==> flow/design.v (excerpt) <==
module i2c_top(
input clk, rst, newd, op, stretch,
input [6:0] addr,
input [7:0] din,
output [7:0] dout,
output busy,ack_err,
output done,
output sda, scl
);
Size in the first run: ~1200 flip-flops, about 0.057 mm2 of cells after synthesis.
==> flow/config.mk <==
export PLATFORM = sky130hd
export DESIGN_NAME = i2c_top
export DESIGN_NICKNAME = i2c_top
export VERILOG_FILES = /design/flow/design.v
export SDC_FILE = /design/flow/constraint.sdc
export NUM_CORES = 4
export LEC_CHECK = 0
export ABC_AREA = 1
export CAP_MARGIN = 30
export CELL_PAD_IN_SITES_DETAIL_PLACEMENT = 1
export CORE_ASPECT_RATIO = 0.78
export CORE_MARGIN = 5
export CORE_UTILIZATION = 43
export CTS_CLUSTER_SIZE = 23
export GPL_ROUTABILITY_DRIVEN = 0
export GPL_TIMING_DRIVEN = 0
export MAX_ROUTING_LAYER = met4
export MIN_ROUTING_LAYER = met2
export PLACE_DENSITY_LB_ADDON = 0.14
export SETUP_SLACK_MARGIN = 1.06
export SLEW_MARGIN = 30
==> flow/constraint.sdc <==
create_clock -name core_clock -period 9.22 [get_ports {clk}]
set_input_delay 1.8440 -clock core_clock [delete_from_list [all_inputs] [get_ports {clk}]]
set_output_delay 1.8440 -clock core_clock [all_outputs]
set_load 0.01 [all_outputs]
run.sh (not shown) runs the stock make flow with config.mk's settings and CLKGATE_MAP_FILE=.
The starting point did not get past 5_1_grt with GRT-0116.
Rerun with:
==> flow/config.mk (replaced) <==
export PLATFORM = sky130hd
export DESIGN_NAME = i2c_top
export DESIGN_NICKNAME = i2c_top
export VERILOG_FILES = /design/flow/design.v
export SDC_FILE = /design/flow/constraint.sdc
export NUM_CORES = 4
export LEC_CHECK = 0
export ABC_AREA = 1
export CAP_MARGIN = 20
export CORE_MARGIN = 2
export CORE_UTILIZATION = 40
export MAX_ROUTING_LAYER = met4
export SLEW_MARGIN = 20
==> flow/constraint.sdc (replaced) <==
create_clock -name core_clock -period 10.0 [get_ports {clk}]
set_input_delay 2.0000 -clock core_clock [delete_from_list [all_inputs] [get_ports {clk}]]
set_output_delay 2.0000 -clock core_clock [all_outputs]
set_load 0.01 [all_outputs]
What happened:
- Now the flow finished clean
- die area grows by 4.0%
- area after synthesis is unchanged
- synthesized cell count stays the same
Rerun with:
--- a/flow/config.mk
+++ b/flow/config.mk
@@ -6,8 +6,7 @@
 export NUM_CORES = 4
 export LEC_CHECK = 0
-export ABC_AREA = 1
 export CAP_MARGIN = 20
 export CORE_MARGIN = 2
-export CORE_UTILIZATION = 40
-export MAX_ROUTING_LAYER = met4
+export CORE_UTILIZATION = 57
+export CTS_CLUSTER_SIZE = 97
 export SLEW_MARGIN = 20
==> flow/constraint.sdc (replaced) <==
create_clock -name core_clock -period 8.96 [get_ports {clk}]
set_input_delay 1.7920 -clock core_clock [delete_from_list [all_inputs] [get_ports {clk}]]
set_output_delay 1.7920 -clock core_clock [all_outputs]
set_load 0.01 [all_outputs]
After rerunning: The new run passed the timing, DRC and antenna checks; power goes up by 8.9%; utilization goes up by 19 points; flip-flop count is unchanged; register-to-register slack is worse by 1.3 ns; final cell count goes down by 34%; worst hold slack is about the same; worst setup slack is worse by 1.3 ns; global-route usage goes up by 14 points; cell area goes down by 2.9%.
Rerun with:
--- a/flow/config.mk
+++ b/flow/config.mk
@@ -8,5 +8,4 @@
 export CAP_MARGIN = 20
 export CORE_MARGIN = 2
-export CORE_UTILIZATION = 57
-export CTS_CLUSTER_SIZE = 97
+export CORE_UTILIZATION = 40
 export SLEW_MARGIN = 20
==> flow/constraint.sdc (replaced) <==
create_clock -name core_clock -period 10.0 [get_ports {clk}]
set_input_delay 2.0000 -clock core_clock [delete_from_list [all_inputs] [get_ports {clk}]]
set_output_delay 2.0000 -clock core_clock [all_outputs]
set_load 0.01 [all_outputs]
Effect: The new run produced a clean layout. Routed wire length came out higher slightly. Setup slack is better by 0.97 ns. Via count came out lower slightly. Final cell count came out higher by roughly a tenth. Total power came out lower by roughly a tenth. Cell area came out higher slightly. Global-route usage came out lower by 11 points.
Rerun with:
--- a/flow/config.mk
+++ b/flow/config.mk
@@ -8,4 +8,6 @@
 export CAP_MARGIN = 20
 export CORE_MARGIN = 2
-export CORE_UTILIZATION = 40
+export CORE_UTILIZATION = 70
+export CTS_CLUSTER_DIAMETER = 349
+export CTS_CLUSTER_SIZE = 25
 export SLEW_MARGIN = 20
==> flow/constraint.sdc (replaced) <==
create_clock -name core_clock -period 6.38 [get_ports {clk}]
set_input_delay 1.2760 -clock core_clock [delete_from_list [all_inputs] [get_ports {clk}]]
set_output_delay 1.2760 -clock core_clock [all_outputs]
set_load 0.01 [all_outputs]
Result: Worst setup slack got worse by 3.0 ns. Utilization came out higher by 30 points. Cell area came out lower by about 5%. Global-route usage came out higher by 17 points. Sequential power came out higher by 57%. Power came out higher by 26%. Clock skew came out lower by 0.0066 ns.

========
i2c_top again, from the RTL that the note above started with.
export LEC_CHECK = 0
export CAP_MARGIN = 20
export CORE_MARGIN = 2
export CORE_UTILIZATION = 40
export SETUP_SLACK_MARGIN = 0.0
export SLEW_MARGIN = 20
create_clock -name core_clock -period 5.16 [get_ports {clk}]
The first run produced a clean layout.
Edit:
CORE_UTILIZATION = 72   (was 40)
CTS_CLUSTER_SIZE = 15   (was not set)
SETUP_SLACK_MARGIN = 0.4   (was 0.0)
clock period = 2.87 ns   (was 5.16 ns; I/O delays follow)
Outcome: The changed run finished clean. Wire length stays flat. Area after synthesis is unchanged. Clock skew is lower by 13 ps. Total power is higher by 79%. Via count is higher by 8.3%.
Edit:
CORE_UTILIZATION = 40   (was 72)
CTS_CLUSTER_SIZE = not set   (was 15)
SETUP_SLACK_MARGIN = not set   (was 0.4)
clock period = 5.16 ns   (was 2.87 ns; I/O delays follow)
Effect: The changed run went through all stages and came out clean; sequential cell count is unchanged; setup slack is better by 1300 ps; global-route usage is lower by 20 points.
Edit:
ABC_AREA = 1   (was not set)
CORE_UTILIZATION = 72   (was 40)
CTS_CLUSTER_SIZE = 99   (was not set)
SETUP_SLACK_MARGIN = 0.86   (was not set)
clock period = 2.87 ns   (was 5.16 ns; I/O delays follow)
After rerunning: Die size goes down by 43%. Cell count went up by 23%. Utilization increases by 38 points. Cell area went up by 4.2%. Worst setup slack degrades by 900 ps. Global-route usage rises by 13 points. Critical path depth grows by 5. Maximum frequency rose by 59%. Routed wire length went down by 10%. Flip-flop count does not change. Clock power went up by 62%.
Edit:
ABC_AREA = not set   (was 1)
CTS_CLUSTER_DIAMETER = 357   (was not set)
CTS_CLUSTER_SIZE = 14   (was 99)
PLACE_DENSITY_LB_ADDON = 0.02   (was not set)
clock period = 2.94 ns   (was 2.87 ns; I/O delays follow)
Outcome: The changed run completed and failed the layout checks on negative setup slack. Cell count shrinks by 28%. Sequential share of layout area shrinks by 0.40 points. Via count shrinks by 5.4%. Power shrinks by 12%. Clock power shrinks by 22%. Cell area grows by 0.85%.

========
i2c_top again, from the RTL that the note above started with.
Settings: LEC_CHECK=0, ABC_AREA=0, CAP_MARGIN=30, CELL_PAD_IN_SITES_GLOBAL_PLACEMENT=3, CORE_ASPECT_RATIO=1.86, CORE_MARGIN=2, CORE_UTILIZATION=70, MIN_ROUTING_LAYER=met1, PLACE_DENSITY_LB_ADDON=0.1, SETUP_SLACK_MARGIN=1.9, SLEW_MARGIN=35, TNS_END_PERCENT=65; clock period 6.57 ns.
The baseline did not get past global placement without I/O (3_1_place_gp_skip_io), error FLW-0024.
Edit:
Settings changed: ABC_AREA 0 to unset, CAP_MARGIN 30 to 20, CELL_PAD_IN_SITES_GLOBAL_PLACEMENT 3 to unset, CORE_ASPECT_RATIO 1.86 to unset, CTS_CLUSTER_DIAMETER set to 349, CTS_CLUSTER_SIZE set to 25, MIN_ROUTING_LAYER met1 to unset, PLACE_DENSITY_LB_ADDON 0.1 to unset, SETUP_SLACK_MARGIN 1.9 to -0.44, SLEW_MARGIN 35 to 20, TNS_END_PERCENT 65 to unset.
Clock period 6.57 ns to 4.4 ns, I/O delays scaled along.
Effect:
- This time the run completed without violations
- synthesized cell count does not change
- area after synthesis does not change
- die size hardly moves
Edit:
Settings changed: PLACE_DENSITY set to 0.64, SETUP_SLACK_MARGIN -0.44 to 1.22.
Clock period 4.4 ns to 4.38 ns, I/O delays scaled along.
Die area is unchanged.
Global-route usage falls by 0.15 points.
Worst setup slack improves by 0.81 ns.
First-iteration DRC count hardly moves.
Sequential share of layout area drops by 0.22 points.
Sequential power barely changes.
Design area is higher by 0.40%.
Non-clock buffer count went up by 22.
Clock skew went down by 0.0097 ns.
Edit:
Settings changed: CORE_UTILIZATION 70 to 22, CTS_CLUSTER_DIAMETER 349 to unset, CTS_CLUSTER_SIZE 25 to unset, HOLD_SLACK_MARGIN set to 0.29, PLACE_DENSITY 0.64 to unset, SETUP_SLACK_MARGIN 1.22 to unset.
Clock period 4.38 ns to 10.0 ns, I/O delays scaled along.
After rerunning: The new run finished clean; clock-buffer cell count came out higher by 73; sequential share of layout area came out lower by 3.3 points; setup slack gets better by 3.7 ns; synthesized area is unchanged; hold slack gets worse by 0.013 ns; wire length came out higher by a few percent; non-clock buffer count came out lower by 200; sequential cell count stays the same; via count came out lower by a few percent.
Edit:
Settings changed: CORE_UTILIZATION 22 to 71, HOLD_SLACK_MARGIN 0.29 to unset.
Clock period 10.0 ns to 5.14 ns, I/O delays scaled along.
=> Sequential power goes up by about 100%. Total power went up by about 90%. Clock skew shrinks by 0.042 ns. Non-clock buffer count went up by 105. Count of clock-buffer cells in the layout rises by 4. Synthesized cell count does not change. Core utilization climbs by 54 points. Worst hold slack stays flat.

========
maple:
i2c_top again, from the RTL that the note above started with.
==> flow/design.v (excerpt) <==
module i2c_top(
input clk, rst, newd, op, stretch,
input [6:0] addr,
input [7:0] din,
output [7:0] dout,
output busy,ack_err,
output done,
output sda, scl
);
==> flow/config.mk <==
export PLATFORM = sky130hd
export DESIGN_NAME = i2c_top
export DESIGN_NICKNAME = i2c_top
export VERILOG_FILES = /design/flow/design.v
export SDC_FILE = /design/flow/constraint.sdc
export NUM_CORES = 4
export LEC_CHECK = 0
export ABC_AREA = 1
export CAP_MARGIN = 20
export CORE_ASPECT_RATIO = 1.44
export CORE_MARGIN = 2
export CORE_UTILIZATION = 40
export HOLD_SLACK_MARGIN = 0.18
export MAX_ROUTING_LAYER = met4
export SETUP_SLACK_MARGIN = 2.07
export SLEW_MARGIN = 20
==> flow/constraint.sdc <==
create_clock -name core_clock -period 10.0 [get_ports {clk}]
set_input_delay 2.0000 -clock core_clock [delete_from_list [all_inputs] [get_ports {clk}]]
set_output_delay 2.0000 -clock core_clock [all_outputs]
set_load 0.01 [all_outputs]
What delta does differently from maple at the input level:
==> flow/config.mk <==
export PLATFORM = sky130hd
export DESIGN_NAME = i2c_top
export DESIGN_NICKNAME = i2c_top
export VERILOG_FILES = /design/flow/design.v
export SDC_FILE = /design/flow/constraint.sdc
export NUM_CORES = 4
export LEC_CHECK = 0
export CAP_MARGIN = 20
export CORE_MARGIN = 2
export CORE_UTILIZATION = 70
export CTS_CLUSTER_SIZE = 13
export SLEW_MARGIN = 20
==> flow/constraint.sdc <==
create_clock -name core_clock -period 2.87 [get_ports {clk}]
set_input_delay 0.5740 -clock core_clock [delete_from_list [all_inputs] [get_ports {clk}]]
set_output_delay 0.5740 -clock core_clock [all_outputs]
set_load 0.01 [all_outputs]
Notes after the runs:
delta finished every stage; the final checks, however, were not passed, the failures being negative setup slack. NOTE: layout overhead on the synthesized area in delta exceeds that of maple. Diff maple -> delta: final standard cell area without fillers has increased; met3 wire length has increased; placed wire-length estimate has increased; global-route usage has increased; clock network fraction of design power has increased. in2reg as the path class of the lowest-slack min-delay path was reported by delta, and reg2reg by maple. Post-detailed-route wirelength per cell in delta vs maple: up 11 um. Note that the non-clock buffer count recorded for maple amounts to 0.14 times the value seen in delta. Compared with maple, delta shows number of standard cells in the layout, taps in and fillers out lower by about 30%. Transition time at the pin with the least slew margin, delta and maple: larger value in delta.
### delta -> nickel
--- a/flow/config.mk
+++ b/flow/config.mk
@@ -8,5 +8,8 @@
 export CAP_MARGIN = 20
 export CORE_MARGIN = 2
-export CORE_UTILIZATION = 70
-export CTS_CLUSTER_SIZE = 13
-export SLEW_MARGIN = 20
+export CORE_UTILIZATION = 72
+export CTS_CLUSTER_DIAMETER = 364
+export CTS_CLUSTER_SIZE = 15
+export PLACE_DENSITY_LB_ADDON = 0.04
+export SETUP_SLACK_MARGIN = 0.4
+export SLEW_MARGIN = 40
## What came out
Looking across delta and nickel, the single run that reached the end with no open violations was nickel.
delta ended up with sky130_fd_sc_hd__nor3_1 as its master of the slowest instance on the critical path; nickel ended up with sky130_fd_sc_hd__a222oi_1.
In the metrics for delta and nickel, the one carrying the lower number of standard-cell rows in the floorplan is nickel.
Going from delta to nickel, the chip width was found to have gone down by about 1.4%.
In the metrics for delta and nickel, the one carrying the lower total CTS buffers is nickel.
--- input diff nickel..pepper ---
==> flow/config.mk <==
export PLATFORM = sky130hd
export DESIGN_NAME = i2c_top
export DESIGN_NICKNAME = i2c_top
export VERILOG_FILES = /design/flow/design.v
export SDC_FILE = /design/flow/constraint.sdc
export NUM_CORES = 4
export LEC_CHECK = 0
export ABC_AREA = 1
export CAP_MARGIN = 40
export CORE_MARGIN = 2
export CORE_UTILIZATION = 72
export CTS_CLUSTER_DIAMETER = 376
export CTS_CLUSTER_SIZE = 15
export SLEW_MARGIN = 20
==> flow/constraint.sdc <==
create_clock -name core_clock -period 6.05 [get_ports {clk}]
set_input_delay 1.2100 -clock core_clock [delete_from_list [all_inputs] [get_ports {clk}]]
set_output_delay 1.2100 -clock core_clock [all_outputs]
set_load 0.01 [all_outputs]
Notes after the runs:
- Status: storage element area parity (pepper, nickel)
- STATUS overall via count from detail_route: pepper loses against nickel
- In pepper the logic depth of the worst setup path including buffers turned out 3 lower than in nickel.
- Between pepper and nickel, share of the clock period used by the worst path after layout is higher for nickel, pepper comes in under that.
- Looking at standard cell with the maximum stage delay on the critical path, the sky130_fd_sc_hd__nand3_2 result is from pepper; the sky130_fd_sc_hd__a222oi_1 one comes from nickel.
- Worst hold slack for pepper: 0.0050 ns up relative to nickel
- Going from nickel to pepper, number of design-rule violations left by the first detailed-router iteration saw a decrease, area after synthesis went up 2.4%, total leakage power has increased.
Power is estimated from default activity; no workload was simulated.
